==> branch pepper <==
==> flow/design.v (excerpt) <==
module upsample_csc (
    input  logic        clk,
    input  logic        resetn,
    input  logic        start,
    output logic        done,
    input  logic [15:0] sram_read_data,
    output logic [15:0] sram_write_data,
    output logic [17:0] sram_address,
    output logic        sram_we_n
);
==> flow/config.mk <==
export PLATFORM = sky130hd
export DESIGN_NAME = upsample_csc
export DESIGN_NICKNAME = upsample_csc
export VERILOG_FILES = /design/flow/design.v
export SDC_FILE = /design/flow/constraint.sdc
export NUM_CORES = 4
export LEC_CHECK = 0
export ABC_AREA = 0
export CAP_MARGIN = 20
export CORE_MARGIN = 2
export CORE_UTILIZATION = 64
export PLACE_DENSITY = 0.43
export SLEW_MARGIN = 20
export TNS_END_PERCENT = 10
==> flow/constraint.sdc <==
create_clock -name core_clock -period 6.12 [get_ports {clk}]
set_input_delay 1.2240 -clock core_clock [delete_from_list [all_inputs] [get_ports {clk}]]
set_output_delay 1.2240 -clock core_clock [all_outputs]
set_load 0.01 [all_outputs]
run.sh (not shown) runs the stock make flow with config.mk's settings and CLKGATE_MAP_FILE=.
==> branch tundra: changes against branch pepper <==
==> flow/config.mk (replaced) <==
export PLATFORM = sky130hd
export DESIGN_NAME = upsample_csc
export DESIGN_NICKNAME = upsample_csc
export VERILOG_FILES = /design/flow/design.v
export SDC_FILE = /design/flow/constraint.sdc
export NUM_CORES = 4
export LEC_CHECK = 0
export CAP_MARGIN = 20
export CORE_MARGIN = 2
export CORE_UTILIZATION = 67
export CTS_CLUSTER_SIZE = 97
export PLACE_DENSITY = 0.37
export SLEW_MARGIN = 20
==> flow/constraint.sdc (replaced) <==
create_clock -name core_clock -period 8.89 [get_ports {clk}]
set_input_delay 1.7780 -clock core_clock [delete_from_list [all_inputs] [get_ports {clk}]]
set_output_delay 1.7780 -clock core_clock [all_outputs]
set_load 0.01 [all_outputs]
==> results.toml <==
# synthesis and place-and-route metrics
[status]
failed_checks = "setup timing"
status = "finished with violations"

[routing]
wire_per_inst_um = 21.2

[sta]
final-setup-viol-count = 107
skew_ns = 0.0358
setup_ws_ns = -4.34

[floorplanning]
initCoreUtil_pct = 64.8

[setup_path]
crit_end = "M1_unit.mult_op_6[28]"

[global_route]
grt.total_usage_pct = 38.8
# the run above: branch pepper

==> results.toml <==
# synthesis and place-and-route metrics
[sta]
final-setup-viol-count = 33
skew_ns = 0.0533
setup_ws_ns = -1.58

[status]
status = "finished with violations"
failed_checks = "setup timing"

[routing]
wl_met2_um = 70300
wire_per_inst_um = 21.7

[layout]
syn_to_final_growth_pct = 21.4

[setup_path]
crit_end = "M1_unit.mult_op_6[31]"
# the run above: branch tundra



==> build 23: inputs <==
Starting RTL as in the previous note.
Settings: LEC_CHECK=0, ABC_AREA=0, CAP_MARGIN=20, CORE_MARGIN=2, CORE_UTILIZATION=72, CTS_CLUSTER_DIAMETER=347, CTS_CLUSTER_SIZE=97, PLACE_DENSITY=0.37, SLEW_MARGIN=20, TNS_END_PERCENT=5; clock period 6.0 ns.
==> trial 63 (differences from build 23) <==
==> flow/config.mk (replaced) <==
export PLATFORM = sky130hd
export DESIGN_NAME = upsample_csc
export DESIGN_NICKNAME = upsample_csc
export VERILOG_FILES = /design/flow/design.v
export SDC_FILE = /design/flow/constraint.sdc
export NUM_CORES = 4
export LEC_CHECK = 0
export CAP_MARGIN = 20
export CORE_MARGIN = 2
export CORE_UTILIZATION = 58
export PLACE_DENSITY = 0.6
export SETUP_SLACK_MARGIN = -0.58
export SLEW_MARGIN = 20
export TNS_END_PERCENT = 5
==> flow/constraint.sdc (replaced) <==
create_clock -name core_clock -period 8.57 [get_ports {clk}]
set_input_delay 1.7140 -clock core_clock [delete_from_list [all_inputs] [get_ports {clk}]]
set_output_delay 1.7140 -clock core_clock [all_outputs]
set_load 0.01 [all_outputs]
==> summary.txt <==
The run has ended; figures from its reports follow.

The flow ran to the end, but the layout failed its checks. The report lists the violated layout checks as setup timing. Looking at the clock tree report, the H-tree level count equals 2. The placed cell area is 54300 um^2.

The overall global routing resource usage came out at 32.5%. The horizontal die dimension came out at 290 um. The worst setup margin is -1490 ps. The number of failing setup endpoints in the final timing report is 46. The y dimension of the die came out at 290 um. The total CTS buffers came out at 42.
That was trial 63.
==> summary.txt <==
Main metrics from the flow reports.

The total CTS buffers is 7. Across every metal layer, demand over resource in global routing totals 69.0%. Per the CTS log, the maximum H-tree level is 1. The cell type that accounts for the most area after synthesis is ha_1. The y dimension of the die is 260 um. The run stopped with a tool error. The tool reported: "[ERROR GRT-0232] Routing congestion too high. Check the congestion heatmap in the GUI". The die is 260 um wide. The placed cell area came out at 55800 um^2. The last stage reached is global routing.
That was build 23.


==> v7: inputs <==
upsample_csc again, from the RTL that the note above started with.
clock: 10.6 ns
lec_check: 0
abc_area: 1
cap_margin: 5
cell_pad_in_sites_detail_placement: 0
cell_pad_in_sites_global_placement: 0
core_margin: 2
core_utilization: 71
cts_cluster_diameter: 55
max_routing_layer: met4
min_routing_layer: met1
place_density: 0.64
setup_slack_margin: 1.07
slew_margin: 40
==> v10: changes against v7 <==
==> flow/config.mk (replaced) <==
export PLATFORM = sky130hd
export DESIGN_NAME = upsample_csc
export DESIGN_NICKNAME = upsample_csc
export VERILOG_FILES = /design/flow/design.v
export SDC_FILE = /design/flow/constraint.sdc
export NUM_CORES = 4
export LEC_CHECK = 0
export CAP_MARGIN = 20
export CORE_MARGIN = 2
export CORE_UTILIZATION = 32
export PLACE_DENSITY = 0.6
export SLEW_MARGIN = 20
==> flow/constraint.sdc (replaced) <==
create_clock -name core_clock -period 12.7 [get_ports {clk}]
set_input_delay 2.5400 -clock core_clock [delete_from_list [all_inputs] [get_ports {clk}]]
set_output_delay 2.5400 -clock core_clock [all_outputs]
set_load 0.01 [all_outputs]
==> v24: changes against v7 <==
==> flow/config.mk (replaced) <==
export PLATFORM = sky130hd
export DESIGN_NAME = upsample_csc
export DESIGN_NICKNAME = upsample_csc
export VERILOG_FILES = /design/flow/design.v
export SDC_FILE = /design/flow/constraint.sdc
export NUM_CORES = 4
export LEC_CHECK = 0
export CAP_MARGIN = 20
export CORE_MARGIN = 2
export CORE_UTILIZATION = 65
export SLEW_MARGIN = 20
==> flow/constraint.sdc (replaced) <==
create_clock -name core_clock -period 8.62 [get_ports {clk}]
set_input_delay 1.7240 -clock core_clock [delete_from_list [all_inputs] [get_ports {clk}]]
set_output_delay 1.7240 -clock core_clock [all_outputs]
set_load 0.01 [all_outputs]
==> results <==
                                                                                        v10                    v24                      v7
Cell depth of the worst flop-to-flop path                                                45                     48                      49
Multi-input logic area                                                           34600 um^2             37600 um^2              35500 um^2
Total number of placement rows                                                          141                     98                      95
Number of cells in Yosys stat                                                          5294                   5294                    6020
Worst Hold Slack                                                                     471 ps                 470 ps                  475 ps
Number of antenna violations at the first check in global routing                         1                      8                       4
Fraction of standard cell area in multi-input logic                                   67.3%                  63.7%                   64.8%
Non-clock buffer count                                                                  107                    834                     271
Final critical-path required period                                                11860 ps               10520 ps                10950 ps
Setup Fix Bufs, Post-CTS                                                                  0                     60                      91
Cell occurring most often along the worst timing path                 sky130_fd_sc_hd__ha_1  sky130_fd_sc_hd__ha_1  sky130_fd_sc_hd__inv_1
Reg-to-reg endpoint                                                   M1_unit.mult_op_6[31]  M1_unit.mult_op_6[31]      M1_unit.G_data[31]
GR Util met3                                                                          2.25%                  7.17%                   5.33%
Initial DRC count                                                                      2511                   3889                    4859
Critical path's slowest cell                                        sky130_fd_sc_hd__or4b_2  sky130_fd_sc_hd__fa_1   sky130_fd_sc_hd__fa_1
Yosys stat area                                                                  47300 um^2             47300 um^2              47700 um^2
RePlAce Congestion                                                                    0.932                  0.941                    1.00
Number of optimization iterations in the first detailed-route pass                        6                      9                      13
Status                                                              complete, no violations        failed layout checks    failed layout checks
Reasons for failing layout checks                                                         -           setup timing            setup timing
Clock skew                                                                          25.0 ps                49.4 ps                 81.7 ps
Mapped Cells                                                                           5294                   5294                    6020
Flip-flop and latch area                                                          8590 um^2              8590 um^2               8600 um^2


==> trial 78 <==
Starting RTL as in the previous note.
make LEC_CHECK=0 CAP_MARGIN=0 CORE_MARGIN=7 CORE_UTILIZATION=40 CTS_CLUSTER_DIAMETER=68 PLACE_DENSITY_LB_ADDON=0.24 SETUP_SLACK_MARGIN=-0.57 SLEW_MARGIN=20 TNS_END_PERCENT=25 finish   # period 8.83 ns
==> trial 93 (differences from trial 78) <==
CAP_MARGIN = 20   (was 0)
CORE_MARGIN = 2   (was 7)
CORE_UTILIZATION = 63   (was 40)
CTS_CLUSTER_DIAMETER = unset   (was 68)
CTS_CLUSTER_SIZE = 97   (was unset)
PLACE_DENSITY = 0.6   (was unset)
PLACE_DENSITY_LB_ADDON = unset   (was 0.24)
SETUP_SLACK_MARGIN = unset   (was -0.57)
TNS_END_PERCENT = unset   (was 25)
==> flow/constraint.sdc (replaced) <==
create_clock -name core_clock -period 9.9 [get_ports {clk}]
set_input_delay 1.9800 -clock core_clock [delete_from_list [all_inputs] [get_ports {clk}]]
set_output_delay 1.9800 -clock core_clock [all_outputs]
set_load 0.01 [all_outputs]
==> build 57 (differences from trial 78) <==
CAP_MARGIN = 20   (was 0)
CORE_MARGIN = 2   (was 7)
CTS_CLUSTER_DIAMETER = unset   (was 68)
PLACE_DENSITY = 0.6   (was unset)
PLACE_DENSITY_LB_ADDON = unset   (was 0.24)
SETUP_SLACK_MARGIN = unset   (was -0.57)
TNS_END_PERCENT = unset   (was 25)
==> flow/constraint.sdc (replaced) <==
create_clock -name core_clock -period 10.7 [get_ports {clk}]
set_input_delay 2.1400 -clock core_clock [delete_from_list [all_inputs] [get_ports {clk}]]
set_output_delay 2.1400 -clock core_clock [all_outputs]
set_load 0.01 [all_outputs]
==> comparison <==
Trial 93 finished but failed the layout checks on setup timing. Build 57 passed the timing, DRC and antenna checks. Trial 78 ran to the end with violations: setup timing. Of trial 93 and trial 78, trial 93 has the higher critical path depth (gap 2). Of build 57 and trial 78, trial 78 has the higher cell count (gap 4.8%, measured against trial 78). Die size, lowest first: trial 93, build 57, trial 78. Worst hold slack: build 57 is better than trial 78 (0.0023 ns).
==> figures <==
| quantity | build 57 | trial 93 | trial 78 |
|---|---|---|---|
| Result of the run | complete, no violations | finished with violations | finished with violations |
| Layout check failures | - | setup timing | setup timing |
| Post-CTS repair timing setup buffer count | 9 | 29 | 10 |
| Final GP Congestion | 0.953 | 0.938 | 0.905 |
| Global-route track usage on met3 | 0.0255 | 0.0337 | 0.0261 |
| Clk pin slew, worst setup/hold paths | 0.06 ns | 0.06 ns | 0.05 ns |
| Fp util | 0.402 | 0.636 | 0.402 |
| Nets@finish | 6829 | 6969 | 7185 |
| Worst Hold Margin | 0.472 ns | 0.470 ns | 0.470 ns |
| Last element of the critical path | M1_unit.mult_op_6[30] | M1_unit.mult_op_6[30] | M1_unit.mult_op_6[27] |
| M1 GR Usage | 0.289 | 0.470 | 0.272 |
| Diodes inserted | 0 | 0 | 1 |
| Period Utilization, post-route | 0.966 | 1.02 | 1.15 |


==> v33 <==
upsample_csc again, from the RTL that the note above started with.
clock: 11.0 ns
lec_check: 0
abc_area: 1
cap_margin: 15
cell_pad_in_sites_detail_placement: 0
cell_pad_in_sites_global_placement: 3
core_aspect_ratio: 1.3
core_margin: 2
core_utilization: 36
cts_cluster_size: 26
gpl_timing_driven: 0
place_density_lb_addon: 0.13
slew_margin: 40
==> v36 (differences from v33) <==
ABC_AREA = default   (was 1)
CAP_MARGIN = 35   (was 15)
CELL_PAD_IN_SITES_DETAIL_PLACEMENT = 2   (was 0)
CORE_ASPECT_RATIO = default   (was 1.3)
CORE_UTILIZATION = 22   (was 36)
CTS_CLUSTER_SIZE = default   (was 26)
HOLD_SLACK_MARGIN = 0.23   (was default)
PLACE_DENSITY_LB_ADDON = default   (was 0.13)
SLEW_MARGIN = 30   (was 40)
==> v32 (differences from v33) <==
CAP_MARGIN = 20   (was 15)
CELL_PAD_IN_SITES_DETAIL_PLACEMENT = default   (was 0)
CELL_PAD_IN_SITES_GLOBAL_PLACEMENT = default   (was 3)
CORE_ASPECT_RATIO = default   (was 1.3)
CORE_UTILIZATION = 72   (was 36)
CTS_CLUSTER_SIZE = 99   (was 26)
GPL_TIMING_DRIVEN = default   (was 0)
PLACE_DENSITY = 0.43   (was default)
PLACE_DENSITY_LB_ADDON = default   (was 0.13)
SLEW_MARGIN = 20   (was 40)
==> flow/constraint.sdc (replaced) <==
create_clock -name core_clock -period 9.19 [get_ports {clk}]
set_input_delay 1.8380 -clock core_clock [delete_from_list [all_inputs] [get_ports {clk}]]
set_output_delay 1.8380 -clock core_clock [all_outputs]
set_load 0.01 [all_outputs]
==> v1 (differences from v33) <==
ABC_AREA = default   (was 1)
CAP_MARGIN = 20   (was 15)
CELL_PAD_IN_SITES_DETAIL_PLACEMENT = default   (was 0)
CELL_PAD_IN_SITES_GLOBAL_PLACEMENT = default   (was 3)
CORE_ASPECT_RATIO = default   (was 1.3)
CORE_UTILIZATION = 57   (was 36)
CTS_CLUSTER_SIZE = 99   (was 26)
GPL_TIMING_DRIVEN = default   (was 0)
PLACE_DENSITY = 0.6   (was default)
PLACE_DENSITY_LB_ADDON = default   (was 0.13)
SLEW_MARGIN = 20   (was 40)
==> flow/constraint.sdc (replaced) <==
create_clock -name core_clock -period 5.5 [get_ports {clk}]
set_input_delay 1.1000 -clock core_clock [delete_from_list [all_inputs] [get_ports {clk}]]
set_output_delay 1.1000 -clock core_clock [all_outputs]
set_load 0.01 [all_outputs]
==> comparison table <==
quantity	v1	v36	v33	v32
Data arrival time of the worst path	10.65 ns	11.03 ns	10.73 ns	-
Result of the run	failed layout checks	timing/DRC/antenna clean	timing/DRC/antenna clean	stopped before the end
Failing step	-	-	-	5_1_grt
Violated checks	setup timing	-	-	-
Share of the core filled by cells before placement	57.64%	22.09%	36.17%	72.65%
Number of flip-flops and latches	343	343	343	-
Number of rows in the core area	105	170	152	94
Violation tally from detailed-route iteration zero	3,192	1,514	1,609	-
Post-route setup slack	-4.707 ns	0.4537 ns	0.7114 ns	-
Detailed Routing Iterations Pass 1	6	5	5	-
Clock buffer cells	53	66	60	-
CP Max Fanout	4	6	10	-
Post-CTS clock slew at the launch and capture registers of the worst setup and hold paths	0.06 ns	0.07 ns	0.06 ns	-
Largest cell class	logic gates	logic gates	logic gates	-
Worst Hold Path Cells	2	2	2	-
Synthesized Nets	6,567	6,567	7,293	7,293
Setup Fix Bufs, Post-CTS	93	30	6	118
End of the worst register-to-register path	M1_unit.mult_op_6[31]$_DFFE_PN0P_	M1_unit.mult_op_6[31]$_DFFE_PN0P_	M1_unit.mult_op_6[31]$_DFFE_PN0P_	-
Part of the Yosys area used for sequential elements	18.14%	18.14%	18.01%	18.01%
Length of routed met3 wiring	9816 µm	5387 µm	2946 µm	-
Routed vias	42,520	38,310	38,340	-
MUX share of area	1.240%	1.240%	0.05249%	0.05249%
Path type of the worst setup path	flip-flop to flip-flop	flip-flop to flip-flop	flip-flop to flip-flop	-
Die Width	292.1 µm	467.8 µm	323.2 µm	261.3 µm
Cells in synth_stat.txt	5,294	5,294	6,020	6,020


==> run M <==
upsample_csc again, from the RTL that the note above started with.
Settings: LEC_CHECK=0, CAP_MARGIN=40, CORE_MARGIN=2, CORE_UTILIZATION=72, CTS_CLUSTER_DIAMETER=360, CTS_CLUSTER_SIZE=97, PLACE_DENSITY=0.43, SLEW_MARGIN=20, TNS_END_PERCENT=15; clock period 7.95 ns.
==> run F (differences from run M) <==
- CAP_MARGIN: 40 -> 20
- CTS_CLUSTER_DIAMETER: 360 -> default
- CTS_CLUSTER_SIZE: 97 -> default
- PLACE_DENSITY: 0.43 -> 0.65
- TNS_END_PERCENT: 15 -> default
==> flow/constraint.sdc (replaced) <==
create_clock -name core_clock -period 10.2 [get_ports {clk}]
set_input_delay 2.0400 -clock core_clock [delete_from_list [all_inputs] [get_ports {clk}]]
set_output_delay 2.0400 -clock core_clock [all_outputs]
set_load 0.01 [all_outputs]
==> run H (differences from run M) <==
- ABC_AREA: default -> 0
- CAP_MARGIN: 40 -> 20
- CORE_UTILIZATION: 72 -> 64
- CTS_CLUSTER_DIAMETER: 360 -> default
- TNS_END_PERCENT: 15 -> default
==> flow/constraint.sdc (replaced) <==
create_clock -name core_clock -period 6.93 [get_ports {clk}]
set_input_delay 1.3860 -clock core_clock [delete_from_list [all_inputs] [get_ports {clk}]]
set_output_delay 1.3860 -clock core_clock [all_outputs]
set_load 0.01 [all_outputs]
==> qor summary <==
| metric | run H | run M | run F |
|---|---|---|---|
| Status | aborted with a tool error | aborted with a tool error | finished with violations |
| Failing step | 5_1_grt | 5_1_grt | - |
| Layout check failures | - | - | negative setup slack |
| Placed cells | 7,036 | 6,793 | 6,381 |
| Die width | 275.9 um | 260.4 um | 260.4 um |
| Count of H-tree levels built during CTS | 2 | 1 | 2 |
| Post-CTS repair timing setup buffer count | 125 | 30 | 22 |
| Post-placement cell area | 56,240 um^2 | 54,270 um^2 | 50,920 um^2 |
| Post-placement worst setup slack | -3618 ps | -2446 ps | -685.0 ps |
| Gates resized, CTS repair | 333 | 172 | 92 |
| Total die area | 76,130 um^2 | 67,800 um^2 | 67,800 um^2 |
| Core Rows | 99 | 93 | 93 |
| HPWL after detailed placement | 116,900 um | 117,800 um | 108,900 um |
| TritonCTS Buffers | 46 | 7 | 41 |
| DIE HEIGHT | 275.9 um | 260.4 um | 260.4 um |
| Routability-driven placement congestion ratio | 0.9805 | 0.9858 | 0.9828 |
| Starting Density | 64.75% | 73.15% | 73.15% |
